job 101:
// mem_ram
module mem_ram (input clk, wren, 
                input [3:0] d11,input [3:0] d12,input [3:0] d13,input [3:0] d14,input [3:0] d15,input [3:0] d16,input [3:0] d17,input [3:0]d18,
					 input [3:0] d21,input [3:0] d22,input [3:0] d23,input [3:0] d24,input [3:0] d25,input [3:0] d26,input [3:0] d27,input [3:0]d28,
					 input [3:0] d31,input [3:0] d32,input [3:0] d33,input [3:0] d34,input [3:0] d35,input [3:0] d36,input [3:0] d37,input [3:0]d38,
					 input [3:0] d41,input [3:0] d42,input [3:0] d43,input [3:0] d44,input [3:0] d45,input [3:0] d46,input [3:0] d47,input [3:0]d48,
					 input [3:0] r1,input [3:0] r2,
					 input [3:0] r3,input [3:0] r4,
					 output [11:0] w_sum11,
					 output [11:0] w_sum12,
					 output [11:0] w_sum13,
					 output [11:0] w_sum14,
					 output [11:0] w_sum15,
					 output [11:0] w_sum16,
					 output [11:0] w_sum17,
					 output [11:0] w_sum18
					 );
  reg [31:0] mem [3:0];  
  ...
Size: roughly 2,200 cells after synthesis, roughly 130 flip-flops, ~0.022 sq mm of cells after synthesis.
==> flow/config.mk <==
export PLATFORM = sky130hd
export DESIGN_NAME = mem_ram
export DESIGN_NICKNAME = mem_ram
export VERILOG_FILES = /design/flow/design.v
export SDC_FILE = /design/flow/constraint.sdc
export NUM_CORES = 4
export LEC_CHECK = 0
export CAP_MARGIN = 0
export CORE_MARGIN = 2
export CORE_UTILIZATION = 70
export CTS_CLUSTER_DIAMETER = 51
export CTS_CLUSTER_SIZE = 36
export SLEW_MARGIN = 30
==> flow/constraint.sdc <==
create_clock -name core_clock -period 6.89 [get_ports {clk}]
set_input_delay 1.3780 -clock core_clock [delete_from_list [all_inputs] [get_ports {clk}]]
set_output_delay 1.3780 -clock core_clock [all_outputs]
set_load 0.01 [all_outputs]
run.sh (not shown) runs the stock make flow with config.mk's settings and CLKGATE_MAP_FILE=.
Job 101 got as far as global routing, where a tool error ended the run.
#### Input delta (job 102 over job 101)
Settings: CORE_UTILIZATION changed from 70 to 40; SLEW_MARGIN changed from 30 to 20; CAP_MARGIN changed from 0 to 20; CTS_CLUSTER_DIAMETER removed (was 51); CTS_CLUSTER_SIZE removed (was 36); the clock period (ns, I/O delays scaled along) changed from 6.89 to 9.71.
==> results <==
- Looking at the reports, job 102 completed the entire flow and the layout it produced met the timing, DRC and antenna checks.
- Changes observed in job 102 relative to job 101: floorplan row count up 21, number of buffers between clock root and the deepest sink flat, die area up 73%, die height up 57 um.
- Area of the core, job 101 and job 102, lower one = job 101.
- Side by side, post-detailed-placement half-perimeter wirelength turned out lower in job 102 than in job 101.
> inputs changed (job 102 -> job 103)
Settings: a change of CORE_UTILIZATION from 40 to 65; an added CTS_CLUSTER_SIZE of 74; an added MAX_ROUTING_LAYER of met4; a change of the clock period (ns, I/O delays scaled along) from 9.71 to 5.35.
Notes after the runs:
Looking only at share of the clock period used by the worst path after layout, and setting everything else aside, the higher value of job 103 and job 102 goes to job 103. Job 103 does worse than job 102 on worst hold margin. Going from job 102 to job 103, the final RePlAce weighted congestion was found to have gone up by 11%. Completing all stages was not enough for job 103: its layout failed the final checks because of setup timing. Job 102 → job 103: number of standard cells in the final layout excluding fillers climbed 142, cell area after layout shows an increase of 0.0053 sq mm, sequential share of layout area went down by 2.6 points.
### job 103 -> job 104
Settings: CTS_CLUSTER_SIZE now 99, was 74; CORE_UTILIZATION now 71, was 65; MAX_ROUTING_LAYER no longer set, was met4; ABC_AREA now 1, previously not set; the clock period (ns, I/O delays scaled along) now 11.4, was 5.35.
Notes after the runs:
The final layout from job 104, which completed every stage, passed the timing, DRC and antenna checks at the end of the flow. | netlist area before placement | higher: job 104 |. The first-pass GRT wire length reported for job 104 is smaller than that of job 103 by 24%. Job 104 against job 103; number of global-route vias before repair is down by more than 10%. The higher clock-pin transition on the worst setup and hold timing paths came out of job 103.
## Diff of input files: job 105 against job 104
Settings: changing CORE_UTILIZATION from 71 to 57; removing ABC_AREA (formerly 1); removing CTS_CLUSTER_SIZE (formerly 99); changing the clock period (ns, I/O delays scaled along) from 11.4 to 5.35.
- Although job 105 finished all stages, its layout failed final checks on setup timing.
- Delta(number of library cell types mapped by synthesis, job 105 - job 104) > 0
- Re number of placement rows: job 105 and job 104 aren't equal, and the lower value belongs to job 104.
- Total wire length, job 105 and job 104, higher one = job 105.
- | die area | lower: job 104 |
- Sort job 105 and job 104 by final area desc -> top: job 105

---

Starting RTL as in the previous note.
Design mem_ram, start of the top module:
module mem_ram (input clk, wren, 
                input [3:0] d11,input [3:0] d12,input [3:0] d13,input [3:0] d14,input [3:0] d15,input [3:0] d16,input [3:0] d17,input [3:0]d18,
					 input [3:0] d21,input [3:0] d22,input [3:0] d23,input [3:0] d24,input [3:0] d25,input [3:0] d26,input [3:0] d27,input [3:0]d28,
					 input [3:0] d31,input [3:0] d32,input [3:0] d33,input [3:0] d34,input [3:0] d35,input [3:0] d36,input [3:0] d37,input [3:0]d38,
					 input [3:0] d41,input [3:0] d42,input [3:0] d43,input [3:0] d44,input [3:0] d45,input [3:0] d46,input [3:0] d47,input [3:0]d48,
					 input [3:0] r1,input [3:0] r2,
					 input [3:0] r3,input [3:0] r4,
					 output [11:0] w_sum11,
					 output [11:0] w_sum12,
					 output [11:0] w_sum13,
					 output [11:0] w_sum14,
					 output [11:0] w_sum15,
					 output [11:0] w_sum16,
					 output [11:0] w_sum17,
					 output [11:0] w_sum18
					 );
  reg [31:0] mem [3:0];  
  wire [8:0] p11, p21,p31,p41;
  wire [8:0] p12, p22,p32,p42;
  wire [8:0] p13, p23,p33,p43;
  wire [8:0] p14, p24,p34,p44;
  ...
clock: 4.94 ns
lec_check: 0
abc_area: 1
cap_margin: 20
core_margin: 2
core_utilization: 71
cts_cluster_diameter: 40
cts_cluster_size: 72
place_density_lb_addon: 0.06
setup_slack_margin: 1.25
slew_margin: 20
The first run ended with an error in 4_1_cts with DPL-0038.
Rerun with:
Settings changed: CORE_UTILIZATION 71 to 65, CTS_CLUSTER_DIAMETER 40 to not set, CTS_CLUSTER_SIZE 72 to 99, PLACE_DENSITY_LB_ADDON 0.06 to not set, SETUP_SLACK_MARGIN 1.25 to not set, TNS_END_PERCENT set to 15.
Clock period 4.94 ns to 5.79 ns, I/O delays scaled along.
Outcome: Now the flow completed, yet does not pass: setup timing. Synthesized area stays the same. Die size came out higher by 9.0%. Synthesized cell count is unchanged.
Rerun with:
Settings changed: ABC_AREA 1 to not set, CORE_UTILIZATION 65 to 40, CTS_CLUSTER_SIZE 99 to not set, TNS_END_PERCENT 15 to not set.
Clock period 5.79 ns to 10.0 ns, I/O delays scaled along.
Outcome: The changed run ran to the end with no violations. Worst setup slack gains 1400 ps. Cell area is lower by 13%. Wire length is lower by 19%. Hold slack gains 860 ps. Flip-flop count stays the same. Non-clock buffer count is lower by 267. Sequential share of layout area is higher by 2.0 points. Area after synthesis is lower by 3.4%. Synthesized cell count is lower by 19%.
Rerun with:
Settings changed: HOLD_SLACK_MARGIN set to 0.07.
Clock period 10.0 ns to 5.6 ns, I/O delays scaled along.
Effect:
- The new run finished but failed the layout checks on setup timing
- final area came out higher by 19%
- global-route usage came out higher by 4.0 points
- die area does not change
Rerun with:
Settings changed: CORE_UTILIZATION 40 to 17, HOLD_SLACK_MARGIN 0.07 to not set.
Clock period 5.6 ns to 11.4 ns, I/O delays scaled along.
Outcome: The changed run passed the timing, DRC and antenna checks. Wire length increases by 2.7%. Sequential share of layout area climbs by 1.8 points. Worst setup slack gets better by 2400 ps. Via count came out lower by 8.2%. Hold slack is better by 1000 ps. Synthesized area is unchanged. Flip-flop count stays the same.

---

trial 90:
The RTL this note starts from:
==> flow/design.v <==
module mult(input [3:0] a, input [3:0] b, output reg [8:0] c
    );
always@(*)
c= a*b;
endmodule
module ad(input [8:0] a1, input [8:0] b1, output reg [9:0] c1
    );
always@(*)
c1= a1+b1;
endmodule
module ad2(input [8:0] a2, input [9:0] b2, output reg [10:0] c2
    );
always@(*)
c2= a2+b2;
endmodule
module ad3(input [8:0] a3, input [10:0] b3, output reg [11:0] c3
    );
always@(*)
c3= a3+b3;
endmodule
`timescale 1ns / 1ps
module mem_ram (input clk, wren, 
                input [3:0] d11,input [3:0] d12,input [3:0] d13,input [3:0] d14,input [3:0] d15,input [3:0] d16,input [3:0] d17,input [3:0]d18,
					 input [3:0] d21,input [3:0] d22,input [3:0] d23,input [3:0] d24,input [3:0] d25,input [3:0] d26,input [3:0] d27,input [3:0]d28,
					 input [3:0] d31,input [3:0] d32,input [3:0] d33,input [3:0] d34,input [3:0] d35,input [3:0] d36,input [3:0] d37,input [3:0]d38,
					 input [3:0] d41,input [3:0] d42,input [3:0] d43,input [3:0] d44,input [3:0] d45,input [3:0] d46,input [3:0] d47,input [3:0]d48,
					 input [3:0] r1,input [3:0] r2,
					 input [3:0] r3,input [3:0] r4,
					 output [11:0] w_sum11,
					 output [11:0] w_sum12,
					 output [11:0] w_sum13,
					 output [11:0] w_sum14,
					 output [11:0] w_sum15,
					 output [11:0] w_sum16,
					 output [11:0] w_sum17,
					 output [11:0] w_sum18
					 );
  reg [31:0] mem [3:0];  
  wire [8:0] p11, p21,p31,p41;
  wire [8:0] p12, p22,p32,p42;
  wire [8:0] p13, p23,p33,p43;
  wire [8:0] p14, p24,p34,p44;
  wire [8:0] p15, p25,p35,p45;
  wire [8:0] p16, p26,p36,p46;
  wire [8:0] p17, p27,p37,p47;
  wire [8:0] p18, p28,p38,p48;
wire [9:0] s11,s12,s13,s14,s15,s16,s17,s18;
wire [10:0] s21,s22,s23,s24,s25,s26,s27,s28;
wire [11:0] s31,s32,s33,s34,s35,s36,s37,s38;
  always @(posedge clk) 
      begin
            if (wren) begin
                mem[0][31-:4]<=d11;
					 mem[0][27-:4] <=d12;
					 mem[0][23-:4]<=d13;
					 mem[0][19-:4]<=d14;
					 mem[0][15-:4]<=d15;
					 mem[0][11-:4]<=d16;
					 mem[0][7-:4]<=d17;
					 mem[0][3-:4]<=d18;
					 mem[1][31-:4]<=d21;
					 mem[1][27-:4] <=d22;
					 mem[1][23-:4]<=d23;
					 mem[1][19-:4]<=d24;
					 mem[1][15-:4]<=d25;
					 mem[1][11-:4]<=d26;
					 mem[1][7-:4]<=d27;
					 mem[1][3-:4]<=d28;
					 mem[2][31-:4]<=d31;
					 mem[2][27-:4] <=d32;
					 mem[2][23-:4]<=d33;
					 mem[2][19-:4]<=d34;
					 mem[2][15-:4]<=d35;
					 mem[2][11-:4]<=d36;
					 mem[2][7-:4]<=d37;
					 mem[2][3-:4]<=d38;
					 mem[3][31-:4]<=d41;
					 mem[3][27-:4] <=d42;
					 mem[3][23-:4]<=d43;
					 mem[3][19-:4]<=d44;
					 mem[3][15-:4]<=d45;
					 mem[3][11-:4]<=d46;
					 mem[3][7-:4]<=d47;
					 mem[3][3-:4]<=d48;
            end
		end		 
generate
   mult m11(.a(r1),
				.b(mem[0][31-:4]),
				.c(p11) 
				);
	mult m21(
	         .a(r2),
				.b(mem[1][31-:4]),
				.c(p21)
	         );		
   mult m31(
	         .a(r3),
				.b(mem[2][31-:4]),
				.c(p31)
	         );		
   mult m41(
	         .a(r4),
				.b(mem[3][31-:4]), 
				.c(p41)
	         );	
  ad add11 ( 
            .a1(p11),
				.b1(p21),
				.c1(s11)
           );  
  ad2 add21 (
            .b2(s11),
				.a2(p31),
				.c2(s21)
          );
  ad3 add31 (
             .b3(s21),
				 .a3(p41),
				 .c3(s31)
				 );
    mult m12(.a(r1),
				.b(mem[0][27-:4]),
				.c(p12)
				);
	mult m22(
	         .a(r2),
				.b(mem[1][27-:4]),
				.c(p22)
	         );		
   mult m32(
	         .a(r3),
				.b(mem[2][27-:4]),
				.c(p32)
	         );		
   mult m42(
	         .a(r4),
				.b(mem[3][27-:4]), 
				.c(p42)
	         );	
  ad add12 ( 
            .a1(p12),
				.b1(p22),
				.c1(s12)
           );  
  ad2 add22 (
            .b2(s12),
				.a2(p32),
				.c2(s22)
          );
  ad3 add32 (
             .b3(s22),
				 .a3(p42),
				 .c3(s32)
				 );
   mult m13(.a(r1),
				.b(mem[0][23-:4]),
				.c(p13)
				);
	mult m23(
	         .a(r2),
				.b(mem[1][23-:4]),
				.c(p23)
	         );		
   mult m33(
	         .a(r3),
				.b(mem[2][23-:4]),
				.c(p33)
	         );		
   mult m43(
	         .a(r4),
				.b(mem[3][23-:4]), 
				.c(p43)
	         );	
  ad add13 ( 
            .a1(p13),
				.b1(p23),
				.c1(s13)
           );  
  ad2 add23 (
            .b2(s13),
				.a2(p33),
				.c2(s23)
          );
  ad3 add33 (
             .b3(s23),
				 .a3(p43),
				 .c3(s33)
				 );
  mult m14(.a(r1),
				.b(mem[0][19-:4]),
				.c(p14)
				);
	mult m24(
	         .a(r2),
				.b(mem[1][19-:4]),
				.c(p24)
	         );		
   mult m34(
	         .a(r3),
				.b(mem[2][19-:4]),
				.c(p34)
	         );		
   mult m44(
	         .a(r4),
				.b(mem[3][19-:4]), 
				.c(p44)
	         );	
  ad add14 ( 
            .a1(p14),
				.b1(p24),
				.c1(s14)
           );  
  ad2 add24 (
            .b2(s14),
				.a2(p34),
				.c2(s24)
          );
  ad3 add34 (
             .b3(s24),
				 .a3(p44),
				 .c3(s34)
				 );
  mult m15(.a(r1),
				.b(mem[0][15-:4]),
				.c(p15)
				);
	mult m25(
	         .a(r2),
				.b(mem[1][15-:4]),
				.c(p25)
	         );		
   mult m35(
	         .a(r3),
				.b(mem[2][15-:4]),
				.c(p35)
	         );		
   mult m45(
	         .a(r4),
				.b(mem[3][15-:4]), 
				.c(p45)
	         );	
  ad add15 ( 
            .a1(p15),
				.b1(p25),
				.c1(s15)
           );  
  ad2 add25 (
            .b2(s15),
				.a2(p35),
				.c2(s25)
          );
  ad3 add35 (
             .b3(s25),
				 .a3(p45),
				 .c3(s35)
				 );
   mult m16(.a(r1),
				.b(mem[0][11-:4]),
				.c(p16)
				);
	mult m26(
	         .a(r2),
				.b(mem[1][11-:4]),
				.c(p26)
	         );		
   mult m36(
	         .a(r3),
				.b(mem[2][11-:4]),
				.c(p36)
	         );		
   mult m46(
	         .a(r4),
				.b(mem[3][11-:4]), 
				.c(p46)
	         );	
  ad add16 ( 
            .a1(p16),
				.b1(p26),
				.c1(s16)
           );  
  ad2 add26 (
            .b2(s16),
				.a2(p36),
				.c2(s26)
          );
  ad3 add36 (
             .b3(s26),
				 .a3(p46),
				 .c3(s36)
				 );
   mult m17(.a(r1),
				.b(mem[0][7-:4]),
				.c(p17)
				);
	mult m27(
	         .a(r2),
				.b(mem[1][7-:4]),
				.c(p27)
	         );		
   mult m37(
	         .a(r3),
				.b(mem[2][7-:4]),
				.c(p37)
	         );		
   mult m47(
	         .a(r4),
				.b(mem[3][7-:4]), 
				.c(p47)
	         );	
  ad add17 ( 
            .a1(p17),
				.b1(p27),
				.c1(s17)
           );  
  ad2 add27 (
            .b2(s17),
				.a2(p37),
				.c2(s27)
          );
  ad3 add37 (
             .b3(s27),
				 .a3(p47),
				 .c3(s37)
				 );
  mult m18(.a(r1),
				.b(mem[0][3-:4]),
				.c(p18)
				);
	mult m28(
	         .a(r2),
				.b(mem[1][3-:4]),
				.c(p28)
	         );		
   mult m38(
	         .a(r3),
				.b(mem[2][3-:4]),
				.c(p38)
	         );		
   mult m48(
	         .a(r4),
				.b(mem[3][3-:4]), 
				.c(p48)
	         );	
  ad add18 ( 
            .a1(p18),
				.b1(p28),
				.c1(s18)
           );  
  ad2 add28 (
            .b2(s18),
				.a2(p38),
				.c2(s28)
          );
  ad3 add38 (
             .b3(s28),
				 .a3(p48),
				 .c3(s38)
				 );
assign w_sum11 =s31;
assign w_sum12 =s32;
assign w_sum13 =s33;
assign w_sum14 =s34;
assign w_sum15 =s35;
assign w_sum16 =s36;
assign w_sum17 =s37;
assign w_sum18 =s38;
endgenerate
endmodule
Settings: LEC_CHECK=0, CAP_MARGIN=0, CORE_MARGIN=2, CORE_UTILIZATION=70, CTS_CLUSTER_SIZE=50, HOLD_SLACK_MARGIN=-0.08, SETUP_SLACK_MARGIN=1.52, SLEW_MARGIN=20; clock period 6.67 ns.
The flow ended early for trial 90: it failed with a tool error in clock tree synthesis.
Modified inputs, trial 89 compared to trial 90
-- flow/config.mk --
<<< trial 90, line 10
export CORE_UTILIZATION = 70
>>> trial 89, line 10
export CORE_UTILIZATION = 72
<<< trial 90, line 13
export SETUP_SLACK_MARGIN = 1.52
>>> trial 89, line 13
export PLACE_DENSITY = 0.67
export SETUP_SLACK_MARGIN = -0.5
--- outcome ---
Trial 89: it failed during global routing, and the tool reported GRT-0116.
Comparing the two runs side by side, trial 89 comes out behind trial 90 on pre-CTS setup slack.
Count of standard-cell rows for trial 89 is lower than for trial 90.
Relative to trial 90, global placer's final weighted congestion has increased by about 2.4% in trial 89.
Taking trial 90 as the reference, in trial 89 initial cell density of the core higher, synthesized cell count roughly the same, overall die width lower, die outline area lower, count of input and output buffers roughly the same.
In the flow results for trial 89 and trial 90, the height of the die is smaller on trial 89.
Re summed instance area of the synthesized netlist: no difference whatsoever between trial 90 and trial 89.
